==> v23: inputs <==
==> flow/design.v <==
`default_nettype none
module organ_tone (
    input  logic        clk,
    input  logic        rst,
    input  logic [3:0]  SW,
    output logic        tone,
    output logic [15:0] lcd_freq
);
logic newclock;  
logic reset;  
logic [31:0]d;  
logic [31:0]desiredfreq;  
logic [23:0] LcdDisplay;  
logic [31:0] ScopeInfoB;  
getdesiredfreq getfreq (.clk(clk), .SW(SW[3:1]),.desiredfreq(desiredfreq),
.LcdDisplay(LcdDisplay),.LcdinfoDisplay(lcd_freq),.ScopeInfoB(ScopeInfoB));
counter counter1(.clk(clk), .reset(reset | rst), .Q(d));
clockdiv clockdiv1(.d(d),.desiredfreq(desiredfreq),.clk(clk),.rst(rst),.reset(reset),.newclock(newclock));
mux2 mux (.a(newclock), .b(1'b0),.sel(SW[0]),.out(tone));
endmodule
module counter(input logic clk, input logic reset, output logic [31:0] Q);
always_ff @ (posedge (clk))
begin 
	if (reset)
		begin
		Q<=32'b1;
		end
	else
		Q<=Q+32'b1;
end
endmodule
module clockdiv (input logic [31:0] d,input logic [31:0] desiredfreq,input logic clk, input logic rst, output logic reset, output logic newclock);
always_ff @ (posedge (clk))
begin
	if (rst)
		begin
		newclock<=1'b0;
		reset<=1'b0;
		end
	else if (d==((32'd25000000/(desiredfreq))-32'd1))
		begin
		newclock<=1'b1;
		end
	else if (d>=((32'd50000000/(desiredfreq))-32'b1))
		begin
		newclock<=1'b0;
		reset<=1'b1;
		end
	else
		begin
		newclock<= newclock;
		reset<=1'b0;
		end
end
endmodule
module getdesiredfreq (
input logic clk, 
input logic [2:0] SW,
output logic [31:0] desiredfreq, 
output logic [23:0] LcdDisplay,
output logic [15:0] LcdinfoDisplay,
output logic [31:0] ScopeInfoB);
parameter character_0 =8'h30;
parameter character_1 =8'h31;
parameter character_2 =8'h32;
parameter character_3 =8'h33;
parameter character_4 =8'h34;
parameter character_5 =8'h35;
parameter character_6 =8'h36;
parameter character_7 =8'h37;
parameter character_8 =8'h38;
parameter character_9 =8'h39;
parameter character_A =8'h41;
parameter character_B =8'h42;
parameter character_C =8'h43;
parameter character_D =8'h44;
parameter character_E =8'h45;
parameter character_F =8'h46;
parameter character_G =8'h47;
parameter character_H =8'h48;
parameter character_I =8'h49;
parameter character_J =8'h4A;
parameter character_K =8'h4B;
parameter character_L =8'h4C;
parameter character_M =8'h4D;
parameter character_N =8'h4E;
parameter character_O =8'h4F;
parameter character_P =8'h50;
parameter character_Q =8'h51;
parameter character_R =8'h52;
parameter character_S =8'h53;
parameter character_T =8'h54;
parameter character_U =8'h55;
parameter character_V =8'h56;
parameter character_W =8'h57;
parameter character_X =8'h58;
parameter character_Y =8'h59;
parameter character_Z =8'h5A;
parameter character_lowercase_a= 8'h61;
parameter character_lowercase_b= 8'h62;
parameter character_lowercase_c= 8'h63;
parameter character_lowercase_d= 8'h64;
parameter character_lowercase_e= 8'h65;
parameter character_lowercase_f= 8'h66;
parameter character_lowercase_g= 8'h67;
parameter character_lowercase_h= 8'h68;
parameter character_lowercase_i= 8'h69;
parameter character_lowercase_j= 8'h6A;
parameter character_lowercase_k= 8'h6B;
parameter character_lowercase_l= 8'h6C;
parameter character_lowercase_m= 8'h6D;
parameter character_lowercase_n= 8'h6E;
parameter character_lowercase_o= 8'h6F;
parameter character_lowercase_p= 8'h70;
parameter character_lowercase_q= 8'h71;
parameter character_lowercase_r= 8'h72;
parameter character_lowercase_s= 8'h73;
parameter character_lowercase_t= 8'h74;
parameter character_lowercase_u= 8'h75;
parameter character_lowercase_v= 8'h76;
parameter character_lowercase_w= 8'h77;
parameter character_lowercase_x= 8'h78;
parameter character_lowercase_y= 8'h79;
parameter character_lowercase_z= 8'h7A;
parameter character_colon = 8'h3A;           
parameter character_stop = 8'h2E;            
parameter character_semi_colon = 8'h3B;    
parameter character_minus = 8'h2D;          
parameter character_divide = 8'h2F;          
parameter character_plus = 8'h2B;           
parameter character_comma = 8'h2C;           
parameter character_less_than = 8'h3C;     
parameter character_greater_than = 8'h3E;  
parameter character_equals = 8'h3D;          
parameter character_question = 8'h3F;       
parameter character_dollar = 8'h24;          
parameter character_space=8'h20;            
parameter character_exclaim=8'h21;           
always_comb
	case(SW[2:0])
	3'b000: 
		begin
		desiredfreq=32'd523; 
		LcdDisplay={character_D,character_O,character_space}; 
		LcdinfoDisplay=16'h0523;
		ScopeInfoB={character_S,character_0,character_0,character_0};
		end
	3'b001: 
		begin 
		desiredfreq=32'd587; 
		LcdDisplay={character_R,character_E,character_space}; 
		LcdinfoDisplay=16'h0587;
		ScopeInfoB={character_S,character_0,character_0,character_1};
		end
	3'b010: 
		begin 
		desiredfreq=32'd659; 
		LcdDisplay={character_M, character_E,character_space}; 
		LcdinfoDisplay=16'h0659;
		ScopeInfoB={character_S,character_0,character_1,character_0};
		end
	3'b011: 
		begin 
		desiredfreq=32'd698; 
		LcdDisplay={character_F, character_A,character_space}; 
		LcdinfoDisplay=16'h0698;
		ScopeInfoB={character_S,character_0,character_1,character_1};
		end
	3'b100: 
		begin 
		desiredfreq=32'd783; 
		LcdDisplay={character_S, character_O,character_space}; 
		LcdinfoDisplay=16'h0783;
		ScopeInfoB={character_S,character_1,character_0,character_0};
		end
	3'b101: 
		begin 
		desiredfreq=32'd880; 
		LcdDisplay={character_L, character_A,character_space}; 
		LcdinfoDisplay=16'h0880;
		ScopeInfoB={character_S,character_1,character_0,character_1};
		end
	3'b110: 
		begin 
		desiredfreq=32'd987; 
		LcdDisplay={character_T, character_I,character_space};
		LcdinfoDisplay=16'h0987;
		ScopeInfoB={character_S,character_1,character_1,character_0};
		end
	3'b111: 
		begin 
		desiredfreq=32'd1046; 
		LcdDisplay={character_D, character_O, character_2};
		LcdinfoDisplay=16'h1046;
		ScopeInfoB={character_S,character_1,character_1,character_1};
		end
	default:
		begin 
		desiredfreq=32'd1000; 
		LcdDisplay={character_N, character_O,character_space};		
		LcdinfoDisplay=16'h1000;
		ScopeInfoB={character_S,character_lowercase_z,character_lowercase_z,character_lowercase_z};
		end 
	endcase
endmodule
module mux2 (input logic a, input logic b, input logic sel, output logic out);
assign out=sel?a:b;
endmodule
==> flow/run.sh <==
#!/bin/bash
# the make line also repeats each setting of config.mk as NAME=value (left out here)
make -C /OpenROAD-flow-scripts/flow DESIGN_CONFIG=/design/flow/config.mk WORK_HOME=/design/flow/orfs CLKGATE_MAP_FILE= finish
==> flow/config.mk <==
export PLATFORM = sky130hd
export DESIGN_NAME = organ_tone
export DESIGN_NICKNAME = organ_tone
export VERILOG_FILES = /design/flow/design.v
export SDC_FILE = /design/flow/constraint.sdc
export NUM_CORES = 4
export LEC_CHECK = 0
export ABC_AREA = 1
export CAP_MARGIN = 20
export CORE_MARGIN = 2
export CORE_UTILIZATION = 72
export CTS_CLUSTER_DIAMETER = 380
export HOLD_SLACK_MARGIN = -0.1
export MAX_ROUTING_LAYER = met4
export SLEW_MARGIN = 20
==> flow/constraint.sdc <==
create_clock -name core_clock -period 54.6 [get_ports {clk}]
set_input_delay 10.9200 -clock core_clock [delete_from_list [all_inputs] [get_ports {clk}]]
set_output_delay 10.9200 -clock core_clock [all_outputs]
set_load 0.01 [all_outputs]
==> v12: changes against v23 <==
==> flow/config.mk (replaced) <==
export PLATFORM = sky130hd
export DESIGN_NAME = organ_tone
export DESIGN_NICKNAME = organ_tone
export VERILOG_FILES = /design/flow/design.v
export SDC_FILE = /design/flow/constraint.sdc
export NUM_CORES = 4
export LEC_CHECK = 0
export CAP_MARGIN = 20
export CORE_MARGIN = 2
export CORE_UTILIZATION = 26
export CTS_CLUSTER_SIZE = 36
export GPL_TIMING_DRIVEN = 1
export SLEW_MARGIN = 20
export TNS_END_PERCENT = 35
==> flow/constraint.sdc (replaced) <==
create_clock -name core_clock -period 100.0 [get_ports {clk}]
set_input_delay 20.0000 -clock core_clock [delete_from_list [all_inputs] [get_ports {clk}]]
set_output_delay 20.0000 -clock core_clock [all_outputs]
set_load 0.01 [all_outputs]
==> v1: changes against v23 <==
--- a/flow/config.mk
+++ b/flow/config.mk
@@ -10,6 +10,6 @@
 export CORE_MARGIN = 2
-export CORE_UTILIZATION = 72
-export CTS_CLUSTER_DIAMETER = 380
-export HOLD_SLACK_MARGIN = -0.1
+export CORE_UTILIZATION = 71
+export CTS_CLUSTER_DIAMETER = 219
 export MAX_ROUTING_LAYER = met4
+export PLACE_DENSITY = 0.63
 export SLEW_MARGIN = 20
==> flow/constraint.sdc (replaced) <==
create_clock -name core_clock -period 70.5 [get_ports {clk}]
set_input_delay 14.1000 -clock core_clock [delete_from_list [all_inputs] [get_ports {clk}]]
set_output_delay 14.1000 -clock core_clock [all_outputs]
set_load 0.01 [all_outputs]
==> v13: changes against v23 <==
==> flow/config.mk (replaced) <==
export PLATFORM = sky130hd
export DESIGN_NAME = organ_tone
export DESIGN_NICKNAME = organ_tone
export VERILOG_FILES = /design/flow/design.v
export SDC_FILE = /design/flow/constraint.sdc
export NUM_CORES = 4
export LEC_CHECK = 0
export CAP_MARGIN = 20
export CORE_ASPECT_RATIO = 1.93
export CORE_MARGIN = 2
export CORE_UTILIZATION = 59
export CTS_CLUSTER_DIAMETER = 381
export CTS_CLUSTER_SIZE = 65
export SLEW_MARGIN = 20
==> flow/constraint.sdc (replaced) <==
create_clock -name core_clock -period 100.0 [get_ports {clk}]
set_input_delay 20.0000 -clock core_clock [delete_from_list [all_inputs] [get_ports {clk}]]
set_output_delay 20.0000 -clock core_clock [all_outputs]
set_load 0.01 [all_outputs]
==> qor summary <==
                                                                                   v1                     v23                       v13                     v12
Status                                               no timing/DRC/antenna violations  stopped before the end  no timing/DRC/antenna violations  no timing/DRC/antenna violations
Stage where the flow stopped                                                        -            3_5_place_dp                         -                       -
TritonCTS buffer count                                                              5                       -                         5                       5
Worst skew pair latency                                                       0.29 ns                       -                   0.28 ns                 0.30 ns
Total length of routed met2 wires                                            83.67 mm                       -                  110.6 mm                96.85 mm
First-pass DRT Iterations                                                          10                       -                         7                       6
Number of buffers on the longest clock path                                         2                       -                         2                       2
Die X                                                                        280.1 µm                278.2 µm                  216.2 µm                448.0 µm
Proportion of synthesized chip area in sequential cells                        1.257%                  1.257%                    1.328%                  1.328%
H-Tree Level Count                                                                  2                       -                         2                       2
Antenna violations before repair                                                    5                       -                        14                       4
Post-synthesis share of cell area spent on xor and xnor gates                  6.059%                  6.059%                    9.941%                  9.941%
Total of max-cap violations                                                         0                       -                         0                       0
Post-layout worst setup margin                                               2.883 ns                       -                  3.781 ns                4.704 ns
Simple share                                                                   55.29%                  55.29%                    30.54%                  30.54%
Fraction of cell area in non-clock buffers                                     3.569%                       -                    2.601%                  2.007%
Fp util                                                                        71.53%                  72.73%                    59.38%                  26.24%
Multi-input combinational area share                                           82.66%                       -                    91.73%                  89.07%
Slowest cell on the critical path                              sky130_fd_sc_hd__buf_2                       -  sky130_fd_sc_hd__mux2i_1  sky130_fd_sc_hd__or4_1
Area of the multi-input gates                                               46940 µm²                       -                 48410 µm²               48310 µm²
Top area contributor share                                                     17.90%                  17.90%                    11.40%                  11.40%
GR Util met3                                                                   12.12%                       -                    17.54%                  2.621%
Capturing point of the worst reg2reg path                              counter1.Q[31]                       -           clockdiv1.reset          counter1.Q[31]
